## DotProduct
module DotProduct(  
  input         clock,  
  input  [7:0]  io_a_0,
  input  [7:0]  io_a_1,
  input  [7:0]  io_a_2,
  input  [7:0]  io_a_3,
  input  [7:0]  io_a_4,
  input  [7:0]  io_a_5,
  input  [7:0]  io_a_6,
  input  [7:0]  io_a_7,
  input  [7:0]  io_a_8,
  input  [7:0]  io_a_9,
  input  [7:0]  io_a_10,
  input  [7:0]  io_a_11,
  input  [7:0]  io_a_12,
  input  [7:0]  io_a_13,
  input  [7:0]  io_a_14,
  input  [7:0]  io_a_15,
  input  [7:0]  io_b_0,  
  input  [7:0]  io_b_1,  
  input  [7:0]  io_b_2,  
  input  [7:0]  io_b_3,  
  input  [7:0]  io_b_4,  
  input  [7:0]  io_b_5,  
  input  [7:0]  io_b_6,  
  input  [7:0]  io_b_7,  
  input  [7:0]  io_b_8,  
  input  [7:0]  io_b_9,  
  input  [7:0]  io_b_10,  
  input  [7:0]  io_b_11,  
  input  [7:0]  io_b_12,  
  input  [7:0]  io_b_13,  
  input  [7:0]  io_b_14,  
  input  [7:0]  io_b_15,  
  output [20:0] io_y  
);
Settings: LEC_CHECK=0, ABC_AREA=0, CAP_MARGIN=30, CORE_ASPECT_RATIO=1.05, CORE_MARGIN=5, CORE_UTILIZATION=18, CTS_CLUSTER_SIZE=16, GPL_TIMING_DRIVEN=0, MAX_ROUTING_LAYER=met4, MIN_ROUTING_LAYER=met2, PLACE_DENSITY=0.76, SLEW_MARGIN=40, TNS_END_PERCENT=40; clock period 5.0 ns.
run.sh (not shown) runs the stock make flow with config.mk's settings and CLKGATE_MAP_FILE=.
Next try:
- CORE_UTILIZATION: 18 -> 46
- PLACE_DENSITY: 0.76 -> default
- TNS_END_PERCENT: 40 -> 95
Wire length shrinks by 17%.
Critical path depth shrinks by 3.
Maximum frequency shrinks by 0.55%.
Final area shrinks by 5.4%.
Setup slack gets worse by 27 ps.
Via count shrinks by about 2.1%.
Next try:
- CORE_UTILIZATION: 46 -> 60
- PLACE_DENSITY: default -> 0.76
- TNS_END_PERCENT: 95 -> 40
=> The changed run ran to the end with no violations. Core utilization goes up by 15 points. Cell count came out lower by about 4.5%. Fmax rises by about 1.5%. Setup slack improved by 74 ps. Die area came out lower by about 23%. Via count goes up by 2.5%. Design area shrinks by about 0.8%.
Next try:
- ABC_AREA: 0 -> default
- CORE_ASPECT_RATIO: 1.05 -> default
- CORE_MARGIN: 5 -> 2
- CORE_UTILIZATION: 60 -> 72
- CTS_CLUSTER_DIAMETER: default -> 29
- CTS_CLUSTER_SIZE: 16 -> default
- GPL_TIMING_DRIVEN: 0 -> default
- MIN_ROUTING_LAYER: met2 -> default
- PLACE_DENSITY: 0.76 -> default
- SLEW_MARGIN: 40 -> 20
- TNS_END_PERCENT: 40 -> default
- clock period: 5.0 -> 3.79 ns (I/O delays scaled with it)
Result: This time the run ended with an error in global routing (5_1_grt), error ODB-0269. Synthesized cell count does not change. Area after synthesis does not change. Die size came out lower by about a fifth.
Next try:
- CTS_CLUSTER_DIAMETER: 29 -> 381
After rerunning: With this change the flow produced a layout that fails on negative setup slack; die size stays the same; synthesized cell count stays the same; synthesized area is unchanged.
Next try:
- CAP_MARGIN: 30 -> 20
- CORE_UTILIZATION: 72 -> 69
- CTS_CLUSTER_DIAMETER: 381 -> default
- clock period: 3.79 -> 4.11 ns (I/O delays scaled with it)
What happened: The new run ran to the end with violations: negative setup slack; global-route usage shrinks by 4.5 points; non-clock buffer count decreases by 70; wire length falls by 18%; power went down by 16%; clock skew barely changes; final cell count is about the same; utilization is lower by 5.3 points.

---

Setup of run 1:
Starting RTL as in the previous note.
## DotProduct
module DotProduct(  
  input         clock,  
  input  [7:0]  io_a_0,
  input  [7:0]  io_a_1,
  input  [7:0]  io_a_2,
  input  [7:0]  io_a_3,
  input  [7:0]  io_a_4,
  input  [7:0]  io_a_5,
  input  [7:0]  io_a_6,
  input  [7:0]  io_a_7,
  input  [7:0]  io_a_8,
  input  [7:0]  io_a_9,
  input  [7:0]  io_a_10,
  input  [7:0]  io_a_11,
  input  [7:0]  io_a_12,
  input  [7:0]  io_a_13,
  input  [7:0]  io_a_14,
  input  [7:0]  io_a_15,
  input  [7:0]  io_b_0,  
  input  [7:0]  io_b_1,  
  input  [7:0]  io_b_2,  
  input  [7:0]  io_b_3,  
  input  [7:0]  io_b_4,  
  input  [7:0]  io_b_5,  
  input  [7:0]  io_b_6,  
  input  [7:0]  io_b_7,  
  input  [7:0]  io_b_8,  
  input  [7:0]  io_b_9,  
  input  [7:0]  io_b_10,  
  input  [7:0]  io_b_11,  
  input  [7:0]  io_b_12,  
  input  [7:0]  io_b_13,  
  input  [7:0]  io_b_14,  
  input  [7:0]  io_b_15,  
  output [20:0] io_y  
);
  wire  m_0_clock;  
  wire [7:0] m_0_io_a;  
  wire [7:0] m_0_io_b;  
  wire [15:0] m_0_io_c;  
  wire [16:0] m_0_io_y;  
  wire  m_1_clock;  
  wire [7:0] m_1_io_a;  
  wire [7:0] m_1_io_b;  
  wire [15:0] m_1_io_c;  
  wire [16:0] m_1_io_y;  
  wire  m_2_clock;  
  wire [7:0] m_2_io_a;  
  wire [7:0] m_2_io_b;  
  wire [15:0] m_2_io_c;  
  wire [16:0] m_2_io_y;  
  wire  m_3_clock;  
  wire [7:0] m_3_io_a;  
  wire [7:0] m_3_io_b;  
  wire [15:0] m_3_io_c;  
  wire [16:0] m_3_io_y;  
  wire  m_4_clock;  
  wire [7:0] m_4_io_a;  
  wire [7:0] m_4_io_b;  
  wire [15:0] m_4_io_c;  
  wire [16:0] m_4_io_y;  
  wire  m_5_clock;  
  wire [7:0] m_5_io_a;  
  wire [7:0] m_5_io_b;  
  wire [15:0] m_5_io_c;  
  wire [16:0] m_5_io_y;  
  wire  m_6_clock;  
  wire [7:0] m_6_io_a;  
  wire [7:0] m_6_io_b;  
  wire [15:0] m_6_io_c;  
  wire [16:0] m_6_io_y;  
  wire  m_7_clock;  
  ...
==> flow/config.mk <==
export PLATFORM = sky130hd
export DESIGN_NAME = DotProduct
export DESIGN_NICKNAME = DotProduct
export VERILOG_FILES = /design/flow/design.v
export SDC_FILE = /design/flow/constraint.sdc
export NUM_CORES = 4
export LEC_CHECK = 0
export ABC_AREA = 1
export CAP_MARGIN = 15
export CORE_MARGIN = 2
export CORE_UTILIZATION = 72
export CTS_CLUSTER_DIAMETER = 394
export CTS_CLUSTER_SIZE = 100
export SETUP_SLACK_MARGIN = 0.49
export SLEW_MARGIN = 20
==> flow/constraint.sdc <==
create_clock -name core_clock -period 2.47 [get_ports {clock}]
set_input_delay 0.4940 -clock core_clock [delete_from_list [all_inputs] [get_ports {clock}]]
set_output_delay 0.4940 -clock core_clock [all_outputs]
set_load 0.01 [all_outputs]
Run 1 is listed as incomplete: the tool reported an error in 5_1_grt and the run ended there.
For run 2, these inputs were changed with respect to run 1:
- removing CTS_CLUSTER_SIZE (formerly 100)
- changing CAP_MARGIN from 15 to 30
- setting MAX_ROUTING_LAYER to met4 for the first time
- removing SETUP_SLACK_MARGIN (formerly 0.49)
- removing CTS_CLUSTER_DIAMETER (formerly 394)
- removing ABC_AREA (formerly 1)
- changing the clock period (ns, I/O delays scaled along) from 2.47 to 3.79
Notes after the runs:
The final report for run 2 shows a completed flow and a layout that fails verification, specifically setup timing. Run 1 is listed as incomplete: the tool reported an error in 5_1_grt and the run ended there. Number of core rows: run 2 < run 1. For the share of the core filled by cells before placement, run 2 came in 0.38 points lower than run 1 did. | area share of and/or/nand/nor cells after synthesis | run 2 vs run 1 | 4.9 points lower |. Compared run 2 vs run 1, and placed instance area is down in run 2. Run 2: clock buffer count from CTS is 73 higher than what run 1 reported. For the post-CTS setup repair buffer count, run 2 came in 37% lower than run 1 did. Die area | run 2 < run 1. Run 2 gives more number of H-tree levels than run 1 did. Compared with run 1, run 2 shows a synthesized area that is 9.2% lower. Run 2 against run 1; core footprint is down by a little under 10%.
Here is what was changed in the inputs of run 3 compared with run 2.
- changing SLEW_MARGIN from 20 to 40
- removing MAX_ROUTING_LAYER (formerly met4)
- setting GPL_TIMING_DRIVEN to 1 for the first time
- changing the clock period (ns, I/O delays scaled along) from 3.79 to 4.12
### Flow results
In run 3 the implementation completed, yet the final layout does not meet the checks, the culprit being setup timing.
For the non-clock buffer count, run 3 came in 72 lower than run 2 did.
In terms of met3 track demand over resource in global routing, run 2 and run 3 differ only marginally.
On final critical-path setup slack: between run 3 and run 2, it ends up higher for run 3.
Reported for run 3 and run 2, floorplan utilization turned out identical to the last digit.
On count of clock-buffer cells in the layout: between run 3 and run 2, it ends up higher for run 3.
Per the comparison of run 3 with run 2, fraction of area in non-clock buffers now sits lower, number of standard cells in the final layout excluding fillers now sits lower.
Delta (run 3 minus run 2): via count now smaller, detailed-route wire length lower, logic area went down about 2.2%.
The end point of the critical path comes out a_0_1.rA[15] in one run and a_0_0.rA[13] in the other, namely in run 3 and run 2 respectively.
For run 4, these inputs were changed with respect to run 3:
- GPL_TIMING_DRIVEN: 1 -> unset
- SLEW_MARGIN: 40 -> 20
- MAX_ROUTING_LAYER: unset -> met4
- CTS_CLUSTER_DIAMETER: unset -> 379
- the clock period (ns, I/O delays scaled along): 4.12 -> 3.79
--- outcome ---
Comparing run 4 and run 3, the lower global-route wire length before repair was measured on run 3.
Run 3 has lower post-detailed-routing wire length than run 4.
Run 4 ends up with a fraction of power consumed by combinational cells that is 1.1 points higher than in run 3.
In the tables for run 4 and run 3, clock period minus worst slack reads lower with run 4.
The flow for run 4 finished, though final verification flagged setup timing.
Compared to run 3, run 4 has placed cell count about 0.54% higher.
Run 3 → run 4: total power now larger; global-route usage now larger; post-route clock period utilization now larger; chip area estimate from yosys synthesis comparable.
Compared with run 3, run 4 shows a higher number of gates resized after CTS.
Cell area | run 4 vs run 3 | run 4 larger
Power and IR drop assume default switching activity.
